==> inputs of run a <==
==> flow/design.v <==
`timescale 1ns / 1ps
module add_sub #(parameter WIDTH = 15)(
input signed [WIDTH:0] a,b,
input sel, 
output signed [WIDTH:0] out
);
wire [WIDTH+1:0] sum;
assign sum = sel?a-b:a+b;
assign out = {sum[WIDTH+1],sum[WIDTH-1:0]};
endmodule
`timescale 1ns / 1ps
module mux #(parameter WIDTH = 15)(
input [WIDTH:0] a,b,
input sel,
output [WIDTH:0]out
);
assign out = sel?b:a;
endmodule
`timescale 1ns / 1ps
module shifter#(parameter WIDTH = 15)(
input signed [WIDTH:0] a,
output signed [WIDTH:0] b,
input m , 
input [3:0] i
);
assign b = m? (a)>>>i :((i!=0)?(a)>>>(i-1):a);
endmodule
`timescale 1ns / 1ps
module rom#(parameter WIDTH = 15)(
input clk,
input sel ,
input [3:0] i,
output [WIDTH:0] rom_out
    );
 reg [WIDTH:0] rom_mem [0:19] ;
 initial begin
 rom_mem[0] =  16'b0000010000000000;
 rom_mem[1] =  16'b0000001000000000;
 rom_mem[2] =  16'b0000000100000000;
 rom_mem[3] =  16'b0000000010000000;
 rom_mem[4] =  16'b0000000001000000;
 rom_mem[5] =  16'b0000000000100000;
 rom_mem[6] =  16'b0000000000010000;
 rom_mem[7] =  16'b0000000000001000;
 rom_mem[8] =  16'b0000000000000100;
 rom_mem[9] =  16'b0000000000000010;
 rom_mem[10] =  16'b0000001000110010;
 rom_mem[11] =  16'b0000000100000110;
 rom_mem[12] =  16'b0000000010000001;
 rom_mem[13] =  16'b0000000001000000;
 rom_mem[14] =  16'b0000000000100000;
 rom_mem[15] =  16'b0000000000010000;
 rom_mem[16] =  16'b0000000000001000;
 rom_mem[17] =  16'b0000000000000100;
 rom_mem[18] =  16'b0000000000000010;
 rom_mem[19] =  16'b0000000000000001;
 end   
 assign rom_out = sel?rom_mem[i+9]:rom_mem[i-1];
endmodule
`timescale 1ns / 1ps
module recon_controlpath(
input clk,reset,
output reg selmx,selmy,selmz,
output reg [3:0]  i
);
reg start;
always @ (posedge clk) begin
    if(reset) begin 
        i <= 0;
        selmx <= 0;
        selmy <= 0;
        selmz <= 0; 
        start <= 1;
    end
    else if(start) begin
        if(i!=0) begin
        selmx <= 1;
        selmy <= 1;
        selmz <= 1; 
        end
        if(i != 10) begin
         i <= i+1;
        end
        else if (i==10) begin
            start <= 0;
            i <= 0;
            selmx <= 0;
            selmy <= 0;
            selmz <= 0; 
        end
    end
end
endmodule
`timescale 1ns / 1ps
module recon_datapath#(parameter WIDTH = 15)(
input clk,
input m,div,
input [WIDTH:0] Xo,Yo,Zo ,
input selmx,selmy,selmz,
output reg [WIDTH:0] Xout,Yout, Zout,
input [WIDTH:0] z_rom,
input [3:0] i
);
wire [WIDTH:0] x_mux, y_mux , z_mux;
wire [WIDTH:0] x_asout, y_asout , z_asout; 
wire [WIDTH:0] x_fout;
mux m_x(Xo , Xout , selmx , x_mux);
mux m_y(Yo , Yout , selmy , y_mux);
mux m_z(Zo , Zout , selmz , z_mux);
reg [WIDTH:0] Xi , Yi , Zi;
wire di = div?(~y_mux[15]):z_mux[15];
always @ (posedge clk) begin 
if(i!=0) begin
    Xout <= x_fout;
    Yout <= y_asout;
    Zout <= z_asout;
end
end
wire [WIDTH:0] x_sft, y_sft; 
shifter shftx(x_mux ,x_sft ,m, i);
shifter shfty(y_mux ,y_sft,m, i);
add_sub X_as(x_mux , y_sft ,di, x_asout);
add_sub Y_as(y_mux , x_sft ,di, y_asout);
add_sub Z_as(z_mux , z_rom ,~(di), z_asout);
mux m_xout(x_mux, x_asout , m , x_fout);
endmodule
`timescale 1ns / 1ps
module recon#(parameter WIDTH = 15)(
input clk,reset,m,div,
input [WIDTH:0] Xo, Yo ,Zo,
output [WIDTH:0] Xout , Yout , Zout,
output [3:0] i
);
wire selmx,selmy,selmz;
wire [WIDTH:0] rom_out ;
recon_datapath dt(clk,m,div,Xo,Yo,Zo,selmx, selmy,selmz,Xout, Yout, Zout ,rom_out, i);
recon_controlpath ct(clk,reset,selmx,selmy,selmz,i);
rom rm(clk,m,i,rom_out);
endmodule
`timescale 1ns / 1ps
module latch#(parameter WIDTH=15)(
input [WIDTH:0] Xout,Yout,Zout,
input [3:0] i,
input clk,reset,
output reg [WIDTH:0] X_H,Y_H,Z_H,
input af_en);
always@(posedge clk) begin
    if(reset) begin
        X_H<=16'b0;
        Y_H<=16'b0;
        Z_H<=16'b0;
    end
    else if(i==10&af_en)begin
        X_H<=16'b0000010011010100;
        Y_H<=16'b0;
        Z_H<=Yout;
    end
end
endmodule
`timescale 1ns / 1ps
module ResetLogic#(parameter WIDTH=15 )(
input ext_reset,
input clk,
output reg reset1,reset2,reset3,complete
);
reg [5:0] counter;
always@(posedge clk)begin
    if(ext_reset) begin
        reset1<=1;
        reset2<=1;
        reset3 <=1;
        complete <= 0;
        counter<=0;
    end
    else if(counter==0)begin
        counter<=counter+1;
        reset1<=0;
    end
    else if(counter==11) begin
        reset2<=0;
        counter <= counter + 1;
    end
    else if (counter == 22) begin 
        reset3 <= 0;
        counter <= counter + 1;
    end
    else if(counter ==33) begin
        complete <= 1;
    end
    else if(counter <34) begin 
        counter <= counter + 1;
    end
end
endmodule
`timescale 1ns / 1ps
module Neuron#(parameter WIDTH=15)(
input [WIDTH:0] Xo,Yo,Zo,
input clk,reset,
output [WIDTH:0] Sin_H,Cos_H,Z, 
output reset3,complete,
output [WIDTH:0] Yout,
input af_en
);
wire reset1,reset2;
wire zz;
assign Z=Yout;
wire[WIDTH:0] Xout,Zout;
wire [3:0] i1,i2;
wire [WIDTH:0] X_H,Y_H,Z_H;
reg [3:0] i1_d;
ResetLogic RL(reset,clk,reset1,reset2,reset3,complete);
recon linear(clk,reset1,1'b0,1'b0,Xo, Yo ,Zo,Xout , Yout , Zout, i1);
always @(posedge clk) i1_d <= i1;
latch l1(Xout,Yout,Zout, i1_d,clk,reset1,X_H,Y_H,Z_H,af_en);
recon hyperbolic(clk,reset2,1'b1,1'b0,X_H,Y_H,Z_H,Cos_H,Sin_H,zz,i2);
endmodule
`timescale 1ns / 1ps
module recon_top_level#(parameter WIDTH = 15)( 
input [WIDTH:0] Xo, Zo , Yo,
input clk,
input ext_reset,
input [1:0] sel,
output [WIDTH:0] mac_out,
output [WIDTH:0] f,
input af_en,
output complete
);
wire [WIDTH:0] z, coshz, sinhz;
wire reset3;
Neuron #(WIDTH)inneuron(Xo,Yo,Zo,clk,ext_reset, sinhz,coshz,z,reset3,complete,mac_out,af_en);
wire sign_z=z[WIDTH];
wire [WIDTH:0]relu ;
assign relu=sign_z?0:z;
wire [WIDTH:0] ez, ez_1;
add_sub #(WIDTH) adder1(coshz, sinhz, sel[0], ez);
add_sub #(WIDTH) adder2(ez, 16'b0000010000000000, sel[0], ez_1);
wire [WIDTH:0] w2,w3;
wire [WIDTH:0] divisor , dividend;
mux  #(WIDTH)m1(ez, coshz, sel[0], w2);
mux #(WIDTH) m2(ez_1, sinhz, sel[0], w3);
wire [WIDTH:0] div_out;
assign divisor =  {w3[15], (w3[14:0]>>2) };
assign dividend = {w2[15], (w2[14:0]>>2) };
wire [WIDTH:0] X_divout,Y_divout;
recon #(WIDTH) r_div(
 clk,reset3,1'b0,1'b1,
divisor, dividend ,16'b0,
 X_divout , Y_divout , div_out
);
assign f=sel[1]?(sel[0]?mac_out:relu):div_out;  
endmodule
==> flow/run.sh <==
#!/bin/bash
# the make line also repeats each setting of config.mk as NAME=value (left out here)
make -C /OpenROAD-flow-scripts/flow DESIGN_CONFIG=/design/flow/config.mk WORK_HOME=/design/flow/orfs CLKGATE_MAP_FILE= finish
==> flow/config.mk <==
export PLATFORM = sky130hd
export DESIGN_NAME = recon_top_level
export DESIGN_NICKNAME = recon_top_level
export VERILOG_FILES = /design/flow/design.v
export SDC_FILE = /design/flow/constraint.sdc
export NUM_CORES = 4
export LEC_CHECK = 0
export ABC_AREA = 1
export CAP_MARGIN = 20
export CELL_PAD_IN_SITES_DETAIL_PLACEMENT = 0
export CELL_PAD_IN_SITES_GLOBAL_PLACEMENT = 2
export CORE_MARGIN = 2
export CORE_UTILIZATION = 40
export CTS_CLUSTER_DIAMETER = 57
export CTS_CLUSTER_SIZE = 83
export GPL_ROUTABILITY_DRIVEN = 1
export GPL_TIMING_DRIVEN = 1
export MAX_ROUTING_LAYER = met4
export SLEW_MARGIN = 20
export TNS_END_PERCENT = 15
==> flow/constraint.sdc <==
create_clock -name core_clock -period 8.31 [get_ports {clk}]
set_input_delay 1.6620 -clock core_clock [delete_from_list [all_inputs] [get_ports {clk}]]
set_output_delay 1.6620 -clock core_clock [all_outputs]
set_load 0.01 [all_outputs]
==> inputs of run b, as changes to run a <==
Settings changed: ABC_AREA 1 to default, CELL_PAD_IN_SITES_DETAIL_PLACEMENT 0 to 2, CELL_PAD_IN_SITES_GLOBAL_PLACEMENT 2 to default, CORE_ASPECT_RATIO from default to 1.06, CTS_CLUSTER_DIAMETER 57 to 198, CTS_CLUSTER_SIZE 83 to default, GPL_ROUTABILITY_DRIVEN 1 to default, MAX_ROUTING_LAYER met4 to default, SLEW_MARGIN 20 to 40, TNS_END_PERCENT 15 to default.
==> flow/constraint.sdc (replaced) <==
create_clock -name core_clock -period 9.25 [get_ports {clk}]
set_input_delay 1.8500 -clock core_clock [delete_from_list [all_inputs] [get_ports {clk}]]
set_output_delay 1.8500 -clock core_clock [all_outputs]
set_load 0.01 [all_outputs]
==> Changelog: implementation <==
## Flow update

- Status: timing/DRC/antenna clean
- Global-route wire length before repair: between 90,000 and 100,000 um
- Initial antenna violation count: 4
- Flop share of the area: roughly a quarter
- Worst Hold Path EP: inneuron.hyperbolic.ct.i[2]
- HP Start: inneuron.RL.reset2
- P&R area growth vs syn: 12.05%
- Register area share after synthesis: between 20% and 30%
- Worst Setup EP: r_div.dt.Yout[15]
- Yosys cell count: between 2k and 3k
-- figures above: run a

==> Changelog: implementation <==
## Flow update

- Register area share after synthesis: between 20% and 30%
- P&R area growth vs syn: 12.87%
- Global-route wire length before repair: between 100,000 and 150,000 um
- Status: timing/DRC/antenna clean
- Worst Hold Path EP: inneuron.l1.Z_H[2]
-- figures above: run b

